==> v29: inputs <==
==> flow/design.v <==
`timescale 1 ns / 1 ps
`default_nettype none
package bfp_pkg;
  function automatic logic [63:0] byte_reverse(input logic [63:0] din);
    for (int i = 0; i < 8; i++) begin
      byte_reverse[63-8*i-:8] = din[8*i+7-:8];
    end
  endfunction
endpackage
`timescale 1 ns / 1 ps
`default_nettype none
module fifo_srl #(
    parameter int ADDR_WIDTH = 4,
    parameter int DATA_WIDTH = 8
) (
    input logic clk,
    input logic rst,
    input logic  [DATA_WIDTH-1:0] din,
    input logic wr_en,
    output logic full,
    output logic [DATA_WIDTH-1:0] dout,
    output logic empty,
    input logic                   rd_en
);
  localparam int Depth = 2 ** ADDR_WIDTH;
  logic [DATA_WIDTH-1:0] srl   [Depth];
  logic [ADDR_WIDTH-1:0] addr;
  logic                  valid;
  assign full = &addr;
  always_ff @(posedge clk) begin
    if (wr_en && !full) begin
      srl[0] <= din;
      for (int i = 1; i < 16; i++) begin
        srl[i] <= srl[i-1];
      end
    end
  end
  assign dout = srl[addr];
  always_ff @(posedge clk) begin
    if (rst) begin
      addr <= '0;
    end else if (wr_en && ~rd_en && ~&addr && valid) begin
      addr <= addr + 1;
    end else if (rd_en && (&addr || (~wr_en && |addr))) begin
      addr <= addr - 1;
    end
  end
  always_ff @(posedge clk) begin
    if (rst) begin
      valid <= 1'b0;
    end else if (addr == '0 && wr_en) begin
      valid <= 1'b1;
    end else if (addr == '0 && ~wr_en && rd_en) begin
      valid <= 1'b0;
    end
  end
  assign empty = ~valid;
endmodule
`default_nettype wire
`timescale 1 ns / 1 ps
`default_nettype none
module bfp_comp_exp (
    input logic clk,
    input logic rst,
    input logic  [63:0] din_data,
    input logic din_valid,
    input logic din_sync,
    input logic din_last,
    output logic [63:0] dout_data,
    output logic [ 2:0] dout_state,
    output logic dout_valid,
    output logic dout_sync,
    output logic dout_last,
    input logic  [ 3:0] ud_iq_width
);
  function automatic logic [15:0] get_max2(input logic [15:0] din0, input logic [15:0] din1);
    logic [15:0] d0;
    logic [15:0] d1;
    d0 = din0[15] ? ~din0 : din0;
    d1 = din1[15] ? ~din1 : din1;
    get_max2 = d0 > d1 ? d0 : d1;
  endfunction
  function automatic logic [15:0] get_max4(input logic [15:0] din0, input logic [15:0] din1,
                                           input logic [15:0] din2, input logic [15:0] din3);
    logic [15:0] d0;
    logic [15:0] d1;
    d0 = get_max2(din0, din1);
    d1 = get_max2(din2, din3);
    get_max4 = d0 > d1 ? d0 : d1;
  endfunction
  function automatic logic [3:0] get_msb(input logic [15:0] din);
    get_msb = 0;
    for (int i = 1; i < 16; i++) begin
      if (din[i] ^ din[i-1]) get_msb = i;
    end
  endfunction
  function automatic logic [3:0] get_shift(input logic [3:0] msb, input logic [3:0] width);
    get_shift = width == 0 ? 0 : 15 - msb;
    get_shift = get_shift < 16 - width ? get_shift : 16 - width;
  endfunction
  function automatic logic [3:0] get_exp(input logic [3:0] msb, input logic [3:0] width);
    logic [4:0] temp;
    if (width == '0) begin
      temp = '0;
    end else begin
      temp = {1'b0, msb} - width + 1;
    end
    get_exp = temp[4] ? 0 : temp[3:0];
  endfunction
  function automatic logic [15:0] get_mask(input logic [3:0] w);
    logic [15:0] mask;
    case (w)
      0: mask = 16'h0000;
      1: mask = 16'h7FFF;
      2: mask = 16'h3FFF;
      3: mask = 16'h1FFF;
      4: mask = 16'h0FFF;
      5: mask = 16'h07FF;
      6: mask = 16'h03FF;
      7: mask = 16'h01FF;
      8: mask = 16'h00FF;
      9: mask = 16'h007F;
      10: mask = 16'h003F;
      11: mask = 16'h001F;
      12: mask = 16'h000F;
      13: mask = 16'h0007;
      14: mask = 16'h0003;
      default: mask = 16'h0001;
    endcase
    get_mask = mask;
  endfunction
  logic [15:0] data0  [4];
  logic [ 2:0] state0;
  generate
    for (genvar i = 0; i < 4; i++) begin : g_data0
      assign data0[i] = din_data[63-i*16-:16];
    end
  endgenerate
  always_ff @(posedge clk) begin
    if (rst || (din_valid && din_last)) begin
      state0 <= '0;
    end else if (din_valid) begin
      state0 <= state0 == 5 ? 0 : state0 + 1;
    end
  end
  logic [15:0] max1;
  logic [ 2:0] state1;
  logic        valid1;
  logic        last1;
  always_ff @(posedge clk) begin
    max1 <= get_max4(data0[0], data0[1], data0[2], data0[3]);
  end
  always_ff @(posedge clk) begin
    state1 <= state0;
    valid1 <= din_valid;
    last1  <= din_last;
  end
  logic [15:0] max2;
  logic [ 2:0] state2;
  logic [ 3:0] shift2;
  logic [ 3:0] exp2;
  logic        valid2;
  logic        last2;
  always_ff @(posedge clk) begin
    if (valid1) begin
      if (state1 == 0) begin
        max2 <= max1;
      end else begin
        max2 <= get_max2(max1, max2);
      end
    end
  end
  assign shift2 = get_shift(get_msb(max2), ud_iq_width);
  assign exp2   = get_exp(get_msb(max2), ud_iq_width);
  always_ff @(posedge clk) begin
    state2 <= state1;
    valid2 <= valid1;
    last2  <= last1;
  end
  logic [64:0] fifo3;
  logic [15:0] mask3;
  logic [15:0] data3  [4];
  logic [ 3:0] shift3;
  logic [ 3:0] exp3;
  logic [ 2:0] state3;
  logic        empty3;
  logic        valid3;
  logic        sync3;
  logic        last3;
  always_ff @(posedge clk) begin
    mask3 <= get_mask(ud_iq_width) >> 1;
  end
  generate
    for (genvar i = 0; i < 4; i++) begin : g_data3
      assign data3[i] = fifo3[63-i*16-:16];
    end
  endgenerate
  always_ff @(posedge clk) begin
    if (rst || (valid3 && last3)) begin
      state3 <= '0;
    end else if (~empty3 || valid3) begin
      state3 <= state3 == 5 ? 0 : state3 + 1;
    end
  end
  assign valid3 = ~empty3 || state3 > 0;
  always_ff @(posedge clk) begin
    if (rst) begin
      sync3 <= 1'b0;
    end else if (valid3 && last3) begin
      sync3 <= 1'b0;
    end else if (valid3) begin
      sync3 <= 1'b1;
    end
  end
  assign last3 = fifo3[64];
  logic [15:0] mask4;
  logic [15:0] data4  [4];
  logic [ 3:0] exp4;
  logic [ 2:0] state4;
  logic        valid4;
  logic        sync4;
  logic        last4;
  always_ff @(posedge clk) begin
    mask4 <= ~get_mask(ud_iq_width);
  end
  generate
    for (genvar i = 0; i < 4; i++) begin : g_data4
      always_ff @(posedge clk) begin
        data4[i] <= (data3[i] << shift3) | mask3;
      end
    end
  endgenerate
  always_ff @(posedge clk) begin
    exp4   <= exp3;
    state4 <= state3;
    valid4 <= valid3;
    sync4  <= sync3;
    last4  <= last3;
  end
  logic [63:0] data5_or;
  logic [63:0] data5_shift[4];
  logic [15:0] data5      [4];
  logic [ 6:0] shift5     [4];
  logic [ 3:0] exp5;
  logic [ 2:0] state5;
  logic        valid5;
  logic        sync5;
  logic        last5;
  generate
    for (genvar i = 0; i < 4; i++) begin : g_data5
      always_ff @(posedge clk) begin
        if (data4[i] == 16'h7FFF) begin
          data5[i] <= data4[i] & mask4;
        end else begin
          data5[i] <= (data4[i] + 1) & mask4;
        end
      end
      always_comb begin
        data5_shift[i] = {data5[i], 48'b0} >> shift5[i];
      end
    end
  endgenerate
  always_comb begin
    if (state5 == 0) begin
      data5_or = {4'b0, exp5, 56'b0};
    end else begin
      data5_or = 64'b0;
    end
    for (int i = 0; i < 4; i++) begin
      data5_or = data5_or | data5_shift[i];
    end
  end
  generate
    for (genvar i = 0; i < 4; i++) begin : g_shift5
      always_ff @(posedge clk) begin
        if (state4 == 0) begin
          shift5[i] <= i * ud_iq_width + 8;
        end else begin
          shift5[i] <= i * ud_iq_width;
        end
      end
    end
  endgenerate
  always_ff @(posedge clk) begin
    exp5   <= exp4;
    state5 <= state4;
    valid5 <= valid4;
    sync5  <= sync4;
    last5  <= last4;
  end
  always_ff @(posedge clk) begin
    dout_data  <= data5_or;
    dout_state <= state5;
    dout_sync  <= sync5;
    dout_valid <= valid5;
    dout_last  <= last5;
  end
  logic [7:0] exp_fifo_din;
  logic       exp_fifo_wr;
  logic [7:0] exp_fifo_dout;
  logic       exp_fifo_rd;
  assign exp_fifo_din = {shift2, exp2};
  assign exp_fifo_wr  = valid2 && (state2 == 5 || last2);
  assign exp_fifo_rd  = (state3 == 0);
  assign {shift3, exp3} = exp_fifo_dout;
  fifo_srl #(
      .DATA_WIDTH(8)
  ) i_exp_fifo (
      .clk  (clk),
      .rst  (rst),
      .din  (exp_fifo_din),
      .wr_en(exp_fifo_wr),
      .full (   ),
      .dout (exp_fifo_dout),
      .empty(empty3),
      .rd_en(exp_fifo_rd)
  );
  fifo_srl #(
      .DATA_WIDTH(65)
  ) i_data_fifo (
      .clk  (clk),
      .rst  (rst),
      .din  ({din_last, din_data}),
      .wr_en(din_valid),
      .full (   ),
      .dout (fifo3),
      .empty(   ),
      .rd_en(valid3)
  );
endmodule
`default_nettype wire
`timescale 1 ns / 1 ps
`default_nettype none
module bfp_comp_gearbox (
    input logic clk,
    input logic rst,
    input logic  [63:0] din_data,
    input logic  [ 2:0] din_state,
    input logic din_valid,
    input logic din_sync,
    input logic din_last,
    output logic [63:0] m_axis_tdata,
    output logic [ 7:0] m_axis_tkeep,
    output logic m_axis_tvalid,
    output logic m_axis_tlast,
    input logic [3:0] ud_iq_width
);
  logic [63:0] data_shift;
  logic [63:0] data_shift_f;
  logic [63:0] tdata;
  logic [63:0] tdata_f;
  logic [ 4:0] cnt;
  logic [ 4:0] cnt_next;
  logic [ 5:0] shift;
  logic        last_extend;
  assign {data_shift, data_shift_f} = {din_data, 64'b0} >> shift;
  always_ff @(posedge clk) begin
    if (rst) begin
      cnt <= '0;
    end else if (din_valid && din_last && cnt_next > 16) begin
      cnt <= cnt_next;
    end else if (din_valid && din_last) begin
      cnt <= '0;
    end else if (din_valid) begin
      cnt <= cnt_next;
    end else if (last_extend) begin
      cnt <= '0;
    end
  end
  always_comb begin
    if (din_state == 0) begin
      cnt_next = (cnt & 5'h0F) + 2 + ud_iq_width;
    end else begin
      cnt_next = (cnt & 5'h0F) + ud_iq_width;
    end
  end
  assign shift = {cnt[3:0], 2'b0};
  always_ff @(posedge clk) begin
    last_extend <= din_valid && din_last && (cnt_next > 16);
  end
  always_ff @(posedge clk) begin
    if (last_extend) begin
        tdata <= tdata_f | data_shift;
    end else if (din_valid) begin
      if (~din_sync) begin
        tdata <= data_shift;
      end else if (cnt[4]) begin
        tdata <= tdata_f | data_shift;
      end else begin
        tdata <= tdata | data_shift;
      end
    end
  end
  always_ff @(posedge clk) begin
    if (din_valid) begin
      tdata_f <= data_shift_f;
    end
  end
  assign m_axis_tdata  = bfp_pkg::byte_reverse(tdata);
  always_ff @(posedge clk) begin
    if (din_valid && din_last) begin
      m_axis_tvalid <= 1'b1;
    end else if (last_extend) begin
      m_axis_tvalid <= 1'b1;
    end else if (din_valid && cnt_next >= 16) begin
      m_axis_tvalid <= 1'b1;
    end else begin
      m_axis_tvalid <= 1'b0;
    end
  end
  always_ff @(posedge clk) begin
    if (din_valid && din_last && cnt_next <= 16) begin
      m_axis_tlast <= 1'b1;
    end else if (last_extend) begin
      m_axis_tlast <= 1'b1;
    end else if (din_valid) begin
      m_axis_tlast <= 1'b0;
    end
  end
  always_ff @(posedge clk) begin
    if (din_valid && din_last && cnt_next < 16) begin
      m_axis_tkeep <= 8'hFF >> (8 - shift / 8);
    end else if (last_extend) begin
      m_axis_tkeep <= 8'hFF >> (8 - shift / 8);
    end else if (din_valid) begin
      m_axis_tkeep <= 8'hFF;
    end
  end
endmodule
`default_nettype wire
`timescale 1 ns / 1 ps
`default_nettype none
module bfp_comp (
    input logic clk,
    input logic rst,
    input logic  [63:0] s_axis_tdata,
    input logic  [ 7:0] s_axis_tkeep,
    input logic s_axis_tvalid,
    input logic s_axis_tlast,
    input logic  [31:0] s_axis_tuser,
    output logic [63:0] m_axis_tdata,
    output logic [ 7:0] m_axis_tkeep,
    output logic m_axis_tvalid,
    output logic m_axis_tlast,
    output logic [31:0] m_axis_tuser,
    input logic  [ 3:0] ctrl_ud_comp_meth,
    input logic  [ 3:0] ctrl_ud_iq_width
);
  logic [63:0] s_axis_tdata_reversed;
  logic [63:0] data0;
  logic        valid0;
  logic        last0;
  logic [31:0] user0;
  logic        sync0;
  logic [ 3:0] ud_iq_width;
  logic [63:0] d0_data;
  logic [ 2:0] d0_state;
  logic        d0_valid;
  logic        d0_sync;
  logic        d0_last;
  logic [31:0] fifo_din;
  logic        fifo_wr;
  logic [31:0] fifo_dout;
  logic        fifo_rd;
  assign s_axis_tdata_reversed = bfp_pkg::byte_reverse(s_axis_tdata);
  always_ff @(posedge clk) begin
    data0  <= s_axis_tdata_reversed;
    valid0 <= s_axis_tvalid;
    last0  <= s_axis_tlast;
    user0  <= s_axis_tuser;
  end
  always_ff @(posedge clk) begin
    if (rst || (valid0 && last0)) begin
      sync0 <= 1'b0;
    end else if (valid0) begin
      sync0 <= 1'b1;
    end
  end
  assign fifo_din = user0;
  assign fifo_wr  = valid0 && ~sync0;
  assign fifo_rd  = d0_valid & ~d0_sync;
  always_ff @(posedge clk) begin
    if (fifo_rd) begin
      m_axis_tuser <= fifo_dout;
    end
  end
  always_ff @(posedge clk) begin
    if (ctrl_ud_comp_meth == 1) begin
      ud_iq_width <= ctrl_ud_iq_width;
    end else begin
      ud_iq_width <= '0;
    end
  end
  bfp_comp_exp i_exp (
      .clk        (clk),
      .rst        (rst),
      .din_data   (data0),
      .din_valid  (valid0),
      .din_sync   (sync0),
      .din_last   (last0),
      .dout_data  (d0_data),
      .dout_state (d0_state),
      .dout_valid (d0_valid),
      .dout_sync  (d0_sync),
      .dout_last  (d0_last),
      .ud_iq_width(ud_iq_width)
  );
  bfp_comp_gearbox i_gearbox (
      .clk          (clk),
      .rst          (rst),
      .din_data     (d0_data),
      .din_state    (d0_state),
      .din_valid    (d0_valid),
      .din_sync     (d0_sync),
      .din_last     (d0_last),
      .m_axis_tdata (m_axis_tdata),
      .m_axis_tkeep (m_axis_tkeep),
      .m_axis_tvalid(m_axis_tvalid),
      .m_axis_tlast (m_axis_tlast),
      .ud_iq_width  (ud_iq_width)
  );
  fifo_srl #(
      .DATA_WIDTH(32)
  ) i_user_fifo (
      .clk  (clk),
      .rst  (rst),
      .din  (fifo_din),
      .wr_en(fifo_wr),
      .full (   ),
      .dout (fifo_dout),
      .empty(   ),
      .rd_en(fifo_rd)
  );
endmodule
`default_nettype wire
==> flow/run.sh <==
#!/bin/bash
# the make line also repeats each setting of config.mk as NAME=value (left out here)
make -C /OpenROAD-flow-scripts/flow DESIGN_CONFIG=/design/flow/config.mk WORK_HOME=/design/flow/orfs CLKGATE_MAP_FILE= finish
==> flow/config.mk <==
export PLATFORM = sky130hd
export DESIGN_NAME = bfp_comp
export DESIGN_NICKNAME = bfp_comp
export VERILOG_FILES = /design/flow/design.v
export SDC_FILE = /design/flow/constraint.sdc
export NUM_CORES = 4
export LEC_CHECK = 0
export CAP_MARGIN = 20
export CELL_PAD_IN_SITES_GLOBAL_PLACEMENT = 1
export CORE_ASPECT_RATIO = 1.19
export CORE_MARGIN = 4
export CORE_UTILIZATION = 40
export CTS_CLUSTER_DIAMETER = 303
export GPL_TIMING_DRIVEN = 0
export MIN_ROUTING_LAYER = met2
export SETUP_SLACK_MARGIN = 1.0
export SLEW_MARGIN = 10
==> flow/constraint.sdc <==
create_clock -name core_clock -period 3.64 [get_ports {clk}]
set_input_delay 0.7280 -clock core_clock [delete_from_list [all_inputs] [get_ports {clk}]]
set_output_delay 0.7280 -clock core_clock [all_outputs]
set_load 0.01 [all_outputs]
==> inputs of v11, as changes to v29 <==
- ABC_AREA: default -> 0
- CELL_PAD_IN_SITES_GLOBAL_PLACEMENT: 1 -> default
- CORE_ASPECT_RATIO: 1.19 -> default
- CORE_MARGIN: 4 -> 5
- CORE_UTILIZATION: 40 -> 70
- CTS_CLUSTER_DIAMETER: 303 -> 347
- CTS_CLUSTER_SIZE: default -> 24
- GPL_TIMING_DRIVEN: 0 -> default
- MAX_ROUTING_LAYER: default -> met5
- MIN_ROUTING_LAYER: met2 -> default
- PLACE_DENSITY: default -> 0.6
- SETUP_SLACK_MARGIN: 1.0 -> default
- SLEW_MARGIN: 10 -> 20
- TNS_END_PERCENT: default -> 5
==> flow/constraint.sdc (replaced) <==
create_clock -name core_clock -period 8.64 [get_ports {clk}]
set_input_delay 1.7280 -clock core_clock [delete_from_list [all_inputs] [get_ports {clk}]]
set_output_delay 1.7280 -clock core_clock [all_outputs]
set_load 0.01 [all_outputs]
==> results.ini <==
[outcome]
run_status=finished clean

[global_route]
groute.usage.overall_pct=35.6
first_global_vias=56775

[power_and_ir_drop]
power_w=0.0274

[critical_path]
worst-endpoint-required_ns=9.26

[finish]
logic_area_um2=26600

The numbers above come from v11.

==> results.ini <==
[outcome]
run_status=complete, but fails checks
so.violations=negative setup slack

[final_timing]
finalSetupViolCount=15
fin_ws_ns=-1.12
final-max-slew-violation-count=0

[critical_path]
worst-endpoint-required_ns=4.41

[finish]
logic_area_um2=30100

[global_route]
first_global_vias=96904

[power_and_ir_drop]
power_w=0.0892

The numbers above come from v29.

